Design mult_32bit_no_ops, start of the top module:
module mult_32bit_no_ops(
    input              clk,
    input              reset,
    input              start,
    input              signed_mode,  
    input       [31:0] op_a,
    input       [31:0] op_b,
    output reg         done,
    output reg  [63:0] product_out
);
    reg [63:0] A_reg;        
    reg [31:0] M_reg;        
    reg [5:0]  count;        
    reg        sign_a;      
    reg        sign_b;      
    reg [31:0] next_M_val;       
    reg [31:0] next_A_low_val;   
    reg [31:0] A_high_val_to_use;  
    wire [31:0] sum_partial;  
    wire        carry_out;    
    wire result_is_negative = signed_mode & (op_a[31] ^ op_b[31]);
    wire [64:0] A_reg_concat; 
    rca_32bit rca_inst (
        .a(A_reg[63:32]),             
        .b(M_reg),                    
        .cin(1'b0),
        .sum(sum_partial),
        .cout(carry_out)
    );
    wire [31:0] abs_a_sum;
  ...
For scale: roughly 170 flip-flops, about 130 I/O pins, roughly 0.011 mm² of cells after synthesis.
clock: 10.3 ns
lec_check: 0
cap_margin: 20
cell_pad_in_sites_detail_placement: 2
core_aspect_ratio: 0.65
core_margin: 2
core_utilization: 40
gpl_timing_driven: 0
hold_slack_margin: 0.22
max_routing_layer: met5
min_routing_layer: met1
place_density: 0.54
slew_margin: 20
tns_end_percent: 30
run.sh (not shown) runs the stock make flow with config.mk's settings and CLKGATE_MAP_FILE=.
The starting point finished but failed the layout checks on negative setup slack.
Then changed:
Settings changed: CELL_PAD_IN_SITES_DETAIL_PLACEMENT 2 to not set, CORE_ASPECT_RATIO 0.65 to not set, CORE_UTILIZATION 40 to 71, CTS_CLUSTER_SIZE set to 37, GPL_TIMING_DRIVEN 0 to not set, HOLD_SLACK_MARGIN 0.22 to not set, MAX_ROUTING_LAYER met5 to not set, MIN_ROUTING_LAYER met1 to not set, PLACE_DENSITY 0.54 to not set, TNS_END_PERCENT 30 to not set.
Clock period 10.3 ns to 11.5 ns, I/O delays scaled along.
What happened: The new run finished but failed the layout checks on negative setup slack. Wire length falls by well over a third. Count of clock-buffer cells in the layout decreases by 5. Hold slack is better by 0.096 ns. Fmax climbs by a few percent. Setup slack improved by 1.8 ns.


== v7 ==
Starting RTL as in the previous note.
==> flow/config.mk <==
export PLATFORM = sky130hd
export DESIGN_NAME = mult_32bit_no_ops
export DESIGN_NICKNAME = mult_32bit_no_ops
export VERILOG_FILES = /design/flow/design.v
export SDC_FILE = /design/flow/constraint.sdc
export NUM_CORES = 4
export LEC_CHECK = 0
export CAP_MARGIN = 20
export CORE_MARGIN = 2
export CORE_UTILIZATION = 46
export CTS_CLUSTER_DIAMETER = 354
export CTS_CLUSTER_SIZE = 98
export HOLD_SLACK_MARGIN = -0.09
export SLEW_MARGIN = 20
export TNS_END_PERCENT = 5
==> flow/constraint.sdc <==
create_clock -name core_clock -period 14.0 [get_ports {clk}]
set_input_delay 2.8000 -clock core_clock [delete_from_list [all_inputs] [get_ports {clk}]]
set_output_delay 2.8000 -clock core_clock [all_outputs]
set_load 0.01 [all_outputs]
v7 completed; timing, DRC and antenna clean
Inputs modified between v7 and v55:
- CTS_CLUSTER_SIZE removed (was 98)
- TNS_END_PERCENT removed (was 5)
- HOLD_SLACK_MARGIN removed (was -0.09)
- PLACE_DENSITY newly set to 0.6
- CTS_CLUSTER_DIAMETER removed (was 354)
- CORE_UTILIZATION changed from 46 to 62
- the clock period (ns, I/O delays scaled along) changed from 14.0 to 9.03
Notes after the runs:
v55 ran in full, but the layout does not pass; the checks complain about setup timing.
After detailed routing, v7 needs less wire than v55.
Sequential power | v55 above v7
Final standard cell count with taps included and fillers excluded (lower): v55
Summary — antenna diode count, v55 relative to v7: higher, by 1.
#### Input delta (v47 over v55)
- changing CORE_UTILIZATION from 62 to 25
- changing the clock period (ns, I/O delays scaled along) from 9.03 to 13.6
[summary]
Looking at the reports, v47 completed the entire flow and the layout it produced met the timing, DRC and antenna checks.
v47 against v55: clock network fraction of design power climbed 1.8 points, worst-case clock skew barely changed.
The post-synthesis to final-layout area growth in v47 sits 6.0 points below the value recorded for v55.
Number of hold buffers added after CTS essentially unchanged between v55 and v47.
Input changes introduced in v6 (baseline for comparison: v47):
- CORE_UTILIZATION: 25 -> 58
- PLACE_DENSITY: 0.6 -> unset
- the clock period (ns, I/O delays scaled along): 13.6 -> 7.56
- Complete run, failing final checks: v6, reason setup timing.
- Comparing v47 against v6, there is no change at all in number of cells in Yosys stat.
- Going from v47 to v6, delay of the slowest critical-path stage has decreased; die footprint has decreased; utilization went up.


Starting RTL as in the previous note.
export LEC_CHECK = 0
export ABC_AREA = 1
export CAP_MARGIN = 20
export CELL_PAD_IN_SITES_DETAIL_PLACEMENT = 2
export CORE_ASPECT_RATIO = 0.65
export CORE_MARGIN = 2
export CORE_UTILIZATION = 40
export GPL_TIMING_DRIVEN = 0
export HOLD_SLACK_MARGIN = 0.22
export MAX_ROUTING_LAYER = met4
export MIN_ROUTING_LAYER = met1
export PLACE_DENSITY = 0.54
export SLEW_MARGIN = 20
export TNS_END_PERCENT = 45
create_clock -name core_clock -period 10.3 [get_ports {clk}]
The starting point aborted during clock tree synthesis (4_1_cts) (DPL-0033).
==> next run, changes <==
Settings changed: ABC_AREA 1 to not set, CELL_PAD_IN_SITES_DETAIL_PLACEMENT 2 to not set, CORE_ASPECT_RATIO 0.65 to not set, GPL_TIMING_DRIVEN 0 to not set, HOLD_SLACK_MARGIN 0.22 to not set, MAX_ROUTING_LAYER met4 to not set, MIN_ROUTING_LAYER met1 to not set, PLACE_DENSITY 0.54 to 0.6, SETUP_SLACK_MARGIN set to 2.48, TNS_END_PERCENT 45 to not set.
Clock period 10.3 ns to 13.6 ns, I/O delays scaled along.
- The changed run produced a clean layout
- synthesized cell count went down by 26%
- die size fell by 7.0%
- area after synthesis goes down by 7.0%
==> next run, changes <==
Settings changed: CORE_UTILIZATION 40 to 72, PLACE_DENSITY 0.6 to not set, PLACE_DENSITY_LB_ADDON set to 0.24, SETUP_SLACK_MARGIN 2.48 to not set, TNS_END_PERCENT set to 5.
Clock period 13.6 ns to 11.6 ns, I/O delays scaled along.
Effect: This time the run ran to the end with violations: setup timing; cell count came out lower by 9.3%; routed wire length came out higher by 11%; worst setup slack degrades by 2.3 ns; total power came out higher by 17%.


## 01-20
The RTL this note starts from:
==> flow/design.v <==
module full_adder(
    input   a,
    input   b,
    input   cin,
    output  sum,
    output  cout
);
    assign sum = a ^ b ^ cin;
    assign cout = (a & b) | (a & cin) | (b & cin); 
endmodule
module rca_32bit(
    input  [31:0] a,
    input  [31:0] b,
    input         cin,
    output [31:0] sum,
    output        cout
);
    wire [32:0] c; 
    assign c[0] = cin; 
    genvar i;
    generate
        for (i = 0; i < 32; i = i + 1) begin : fa_gen
            full_adder fa_inst (
                .a(a[i]),
                .b(b[i]),
                .cin(c[i]), 
                .sum(sum[i]),
                .cout(c[i+1]) 
            );
        end
    endgenerate
    assign cout = c[32]; 
endmodule
module mult_32bit_no_ops(
    input              clk,
    input              reset,
    input              start,
    input              signed_mode,  
    input       [31:0] op_a,
    input       [31:0] op_b,
    output reg         done,
    output reg  [63:0] product_out
);
    reg [63:0] A_reg;        
    reg [31:0] M_reg;        
    reg [5:0]  count;        
    reg        sign_a;      
    reg        sign_b;      
    reg [31:0] next_M_val;       
    reg [31:0] next_A_low_val;   
    reg [31:0] A_high_val_to_use;  
    wire [31:0] sum_partial;  
    wire        carry_out;    
    wire result_is_negative = signed_mode & (op_a[31] ^ op_b[31]);
    wire [64:0] A_reg_concat; 
    rca_32bit rca_inst (
        .a(A_reg[63:32]),             
        .b(M_reg),                    
        .cin(1'b0),
        .sum(sum_partial),
        .cout(carry_out)
    );
    wire [31:0] abs_a_sum;
    rca_32bit rca_abs_a_inst (
        .a(~op_a), .b(32'h0), .cin(1'b1), .sum(abs_a_sum), .cout()
    );
    wire [31:0] abs_b_sum;
    rca_32bit rca_abs_b_inst (
        .a(~op_b), .b(32'h0), .cin(1'b1), .sum(abs_b_sum), .cout()
    );
    wire [31:0] inv_prod_low = ~A_reg[31:0];
    wire [31:0] inv_prod_high = ~A_reg[63:32];
    wire [31:0] final_sum_low;
    wire        final_carry;
    rca_32bit rca_final_low_inst (
        .a(inv_prod_low), .b(32'b0), .cin(1'b1), .sum(final_sum_low), .cout(final_carry)
    );
    wire [31:0] final_sum_high;
    rca_32bit rca_final_high_inst (
        .a(inv_prod_high), .b(32'b0), .cin(final_carry), .sum(final_sum_high), .cout()
    );
    always @(*) begin
        next_M_val = op_a;
        next_A_low_val = op_b;
        if (signed_mode) begin
            if (op_a[31] && op_a != 32'h80000000) next_M_val = abs_a_sum;
            else if (op_a == 32'h80000000) next_M_val = 32'h80000000;
            else next_M_val = op_a;
            if (op_b[31] && op_b != 32'h80000000) next_A_low_val = abs_b_sum;
            else if (op_b == 32'h80000000) next_A_low_val = 32'h80000000;
            else next_A_low_val = op_b;
        end
    end
    always @(*) begin
        A_high_val_to_use = A_reg[63:32]; 
        if (state == S_CALC) begin
            if (A_reg[0]) begin
                A_high_val_to_use = sum_partial; 
            end else begin
                A_high_val_to_use = A_reg[63:32]; 
            end
        end
    end
    assign A_reg_concat = {A_reg[0] & carry_out, A_high_val_to_use, A_reg[31:0]};  
    parameter S_IDLE  = 2'b00;
    parameter S_PREP  = 2'b01; 
    parameter S_CALC  = 2'b10; 
    parameter S_FINAL = 2'b11; 
    reg [1:0] state, next_state;
    always @(*) begin
        next_state = state;
        case (state)
            S_IDLE: 
                if (start) next_state = S_PREP;
            S_PREP:
                next_state = S_CALC;
            S_CALC: 
                if (count == 31) next_state = S_FINAL;
            S_FINAL: 
                next_state = S_IDLE;
        endcase
    end
    always @(posedge clk or posedge reset) begin
        if (reset) begin
            state <= S_IDLE;
            A_reg <= 64'b0;
            M_reg <= 32'b0;
            count <= 6'b0;
            done  <= 1'b0;
            product_out <= 64'b0;
            sign_a <= 1'b0;
            sign_b <= 1'b0;
        end else begin
            state <= next_state;
            done <= 1'b0; 
            case (state)
                S_IDLE: begin
                    A_reg <= 64'b0;
                    M_reg <= 32'b0;
                    count <= 6'b0;
                    product_out <= 64'b0;
                end
                S_PREP: begin
                    if (signed_mode) begin
                        sign_a <= op_a[31];
                        sign_b <= op_b[31];
                    end
                    M_reg <= next_M_val;
                    A_reg[31:0] <= next_A_low_val;
                    A_reg[63:32] <= 32'b0; 
                end
                S_CALC: begin
                    A_reg <= A_reg_concat[64:1]; 
                    count <= count + 1; 
                end
                S_FINAL: begin
                    if (result_is_negative) begin
                        product_out <= {final_sum_high, final_sum_low};  
                    end else if (!signed_mode) begin
                         if (op_a == 32'hFFFFFFFF && op_b == 32'hFFFFFFFF) begin
                             if (A_reg[63:32] == 32'h00000000 && A_reg[31:0] == 32'h00000001) begin
                                 product_out <= 64'hFFFFFFFE00000001;  
                             end else begin
                                 product_out <= A_reg;
                             end
                         end else begin
                             product_out <= A_reg;
                         end
                    end else begin
                        product_out <= A_reg;
                    end
                    done <= 1'b1;
                end
            endcase
        end
    end
endmodule
export LEC_CHECK = 0
export ABC_AREA = 1
export CAP_MARGIN = 20
export CORE_MARGIN = 2
export CORE_UTILIZATION = 72
export CTS_CLUSTER_DIAMETER = 354
export CTS_CLUSTER_SIZE = 100
export PLACE_DENSITY = 0.6
export SETUP_SLACK_MARGIN = 2.42
export SLEW_MARGIN = 20
export TNS_END_PERCENT = 5
create_clock -name core_clock -period 8.16 [get_ports {clk}]
Tool error GRT-0232 stopped 01-20 during global routing; no final results.
Changes in 12-25 relative to 01-20:
- removing PLACE_DENSITY (formerly 0.6)
- changing CTS_CLUSTER_SIZE from 100 to 10
- removing SETUP_SLACK_MARGIN (formerly 2.42)
- removing CTS_CLUSTER_DIAMETER (formerly 354)
- setting PLACE_DENSITY_LB_ADDON to 0.24 for the first time
- changing the clock period (ns, I/O delays scaled along) from 8.16 to 10.2
[summary]
12-25 vs. 01-20: total instance count after detailed placement fell 30, placement-stage cell area shrank by 760 sq um, post-CTS setup-driven buffer insertion count now sits lower, chip width roughly the same, chip area about even.
Among 01-20 and 12-25, the run that stopped before the end is 01-20, and it is the only one.
Power and IR drop assume default switching activity.
